== run A ==
==> flow/design.v <==
module processor
(
	output reg w_en,
	output reg done,
	output reg [7:0] addr,
	output reg [31:0] data_out,
	input clk,
	input rst_n,
	input start,
	input [31:0] data_in
);
	parameter RESET = 3'd0;
	parameter READ_DATA = 3'd1;
	parameter READ_INSTRUCTON = 3'd2;
	parameter DELAY = 3'd3;
	parameter EXECUTE = 3'd4;
	parameter ADD = 3'd0;
	parameter SUB = 3'd1;
	parameter MUL = 3'd2;
	parameter TR = 3'd3;
	parameter DET = 3'd4;
	reg [2:0] cs,ns;
	reg [1:0] read_data_counter;
	reg [3:0] a11,a12,a21,a22,b11,b12,b21,b22;
	always@(posedge clk or negedge rst_n)begin
		if(~rst_n) cs <= RESET;
		else cs <= ns;
	end
	always@(*)begin
		case(cs)
			RESET : ns = (start & rst_n) ? READ_DATA : RESET;
			READ_DATA : ns = (read_data_counter == 2) ? READ_INSTRUCTON : READ_DATA;
			READ_INSTRUCTON : ns = DELAY;
			DELAY : ns = EXECUTE;
			EXECUTE : ns = RESET;
			default : ns = RESET;
		endcase
	end
	always@(posedge clk or negedge rst_n)begin
		if(~rst_n)begin
			done <= 0;
			w_en <= 0;
			addr <= 8'd255;
			data_out <= 0;
			read_data_counter <= 0;
			a11 <= 0;
			a12 <= 0;
			a21 <= 0; 
			a22 <= 0;
			b11 <= 0;
			b12 <= 0;
			b21 <= 0;
			b22 <= 0;	
		end
		else begin
			case(ns)
				RESET : begin
					done <= 0;
					w_en <= 0;
					addr <= 8'd255;
					data_out <= 0;
					read_data_counter <= 0;
					a11 <= 0;
					a12 <= 0;
					a21 <= 0; 
					a22 <= 0;
					b11 <= 0;
					b12 <= 0;
					b21 <= 0;
					b22 <= 0;
				end
				READ_DATA : begin
					done <= 0;
					w_en <= 0;
					addr <= 8'd255;
					data_out <= 0;
					read_data_counter <= read_data_counter + 1;
					a11 <= data_in[3:0];
					a12 <= data_in[7:4];
					a21 <= data_in[11:8]; 
					a22 <= data_in[15:12];
					b11 <= data_in[19:16];
					b12 <= data_in[23:20];
					b21 <= data_in[27:24];
					b22 <= data_in[31:28];
				end
				READ_INSTRUCTON : begin
					done <= 0;
					w_en <= 0;
					addr <= 0;
					data_out <= 0;
					read_data_counter <= 0;
					a11 <= a11;
					a12 <= a12;
					a21 <= a21; 
					a22 <= a22;
					b11 <= b11;
					b12 <= b12;
					b21 <= b21;
					b22 <= b22;
				end
				DELAY : begin
					done <= done;
					w_en <= w_en;
					addr <= addr;
					data_out <= 0;
					read_data_counter <= 0;
					a11 <= a11;
					a12 <= a12;
					a21 <= a21; 
					a22 <= a22;
					b11 <= b11;
					b12 <= b12;
					b21 <= b21;
					b22 <= b22;
				end
				EXECUTE : begin
					addr <= data_in[7:0];
					read_data_counter <= read_data_counter;
					a11 <= a11;
					a12 <= a12;
					a21 <= a21; 
					a22 <= a22;
					b11 <= b11;
					b12 <= b12;
					b21 <= b21;
					b22 <= b22;
					case(data_in[31:29])
						ADD : begin
							done <= 1;
							w_en <= 1;
							data_out [7:0] <= $signed(a11) + $signed(b11);
							data_out [15:8] <= $signed(a12) + $signed(b12);
							data_out [23:16] <= $signed(a21) + $signed(b21);
							data_out [31:24] <= $signed(a22) + $signed(b22);
						end
						SUB : begin
							done <= 1;
							w_en <= 1;
							data_out [7:0] <= $signed(a11) - $signed(b11);
							data_out [15:8] <= $signed(a12) - $signed(b12);
							data_out [23:16] <= $signed(a21) - $signed(b21);
							data_out [31:24] <= $signed(a22) - $signed(b22);
						end
						MUL : begin
							done <= 1;
							w_en <= 1;
							data_out [7:0] <= ($signed(a11) * $signed(b11)) + ($signed(a12) * $signed(b21));
							data_out [15:8] <= ($signed(a11) * $signed(b12)) + ($signed(a12) * $signed(b22));
							data_out [23:16] <= ($signed(a21) * $signed(b11)) + ($signed(a22) * $signed(b21));
							data_out [31:24] <= ($signed(a21) * $signed(b12)) + ($signed(a22) * $signed(b22));
						end
						TR : begin
							done <= 1;
							w_en <= 1;
							data_out [7:0] <= {a11[3],a11[3],a11[3],a11[3],a11};
							data_out [15:8] <= {a21[3],a21[3],a21[3],a21[3],a21};
							data_out [23:16] <= {a12[3],a12[3],a12[3],a12[3],a12};
							data_out [31:24] <= {a22[3],a22[3],a22[3],a22[3],a22};
						end
						DET : begin
							done <= 1;
							w_en <= 1;
							data_out <= ($signed(a11) * $signed(a22)) - ($signed(a12) * $signed(a21));
						end
						default : begin
							done <= 0;
							w_en <= 0;
						end
					endcase
				end
			endcase
		end
	end
endmodule
==> flow/config.mk <==
export PLATFORM = sky130hd
export DESIGN_NAME = processor
export DESIGN_NICKNAME = processor
export VERILOG_FILES = /design/flow/design.v
export SDC_FILE = /design/flow/constraint.sdc
export NUM_CORES = 4
export LEC_CHECK = 0
export CAP_MARGIN = 15
export CELL_PAD_IN_SITES_DETAIL_PLACEMENT = 0
export CORE_ASPECT_RATIO = 0.89
export CORE_MARGIN = 4
export CORE_UTILIZATION = 19
export CTS_CLUSTER_DIAMETER = 228
export GPL_TIMING_DRIVEN = 1
export HOLD_SLACK_MARGIN = 0.05
export MAX_ROUTING_LAYER = met4
export PLACE_DENSITY_LB_ADDON = 0.1
export SETUP_SLACK_MARGIN = 0.97
export SLEW_MARGIN = 0
==> flow/constraint.sdc <==
create_clock -name core_clock -period 5.88 [get_ports {clk}]
set_input_delay 1.1760 -clock core_clock [delete_from_list [all_inputs] [get_ports {clk}]]
set_output_delay 1.1760 -clock core_clock [all_outputs]
set_load 0.01 [all_outputs]
run.sh (not shown) runs the stock make flow with config.mk's settings and CLKGATE_MAP_FILE=.
--- input diff run A..run B ---
- changing CORE_MARGIN from 4 to 2
- removing CORE_ASPECT_RATIO (formerly 0.89)
- removing HOLD_SLACK_MARGIN (formerly 0.05)
- removing CELL_PAD_IN_SITES_DETAIL_PLACEMENT (formerly 0)
- removing MAX_ROUTING_LAYER (formerly met4)
- removing PLACE_DENSITY_LB_ADDON (formerly 0.1)
- changing CAP_MARGIN from 15 to 20
- removing GPL_TIMING_DRIVEN (formerly 1)
- removing CTS_CLUSTER_DIAMETER (formerly 228)
- changing SLEW_MARGIN from 0 to 20
- changing CORE_UTILIZATION from 19 to 40
- removing SETUP_SLACK_MARGIN (formerly 0.97)
- changing the clock period (ns, I/O delays scaled along) from 5.88 to 5.61
==> comparison <==
Looking at the reports, run B completed the entire flow and the layout it produced met the timing, DRC and antenna checks. Count of sequential standard cells: run A vs run B, no meaningful difference. The run with more setup slack is run A; run B has less. Per the comparison of run B with run A, core utilization at floorplan has increased.
Inputs modified between run B and run C:
- ABC_AREA newly set to 1
- SETUP_SLACK_MARGIN newly set to -0.12
- CTS_CLUSTER_DIAMETER newly set to 28
- CORE_UTILIZATION changed from 40 to 70
- CAP_MARGIN changed from 20 to 15
- the clock period (ns, I/O delays scaled along) changed from 5.61 to 4.01
--- outcome ---
| run C | all stages done | FAIL | negative setup slack |. Changes observed in run C relative to run B: area fraction in full adders, half adders and majority gates dropped 3.0 points; setup clock skew after layout ~0 delta; synthesized cell count grew by about 30%. Design area for run C: 19% up relative to run B. Run C does worse than run B on starting DRC count in detailed routing. Cell depth of the worst setup path, run B and run C: lower on run B. | count of final setup violators | run C vs run B | 29 higher |. Summary — count of clock-net buffers in the final layout, run C relative to run B: higher, by 1. Run B -> run C: post-synthesis cell count from yosys increased by more than a quarter. When run C is set beside run B, its post-synthesis instance area turns out to be 910 µm² larger. Between run B and run C, the average cell area after synthesis is lower for run C.
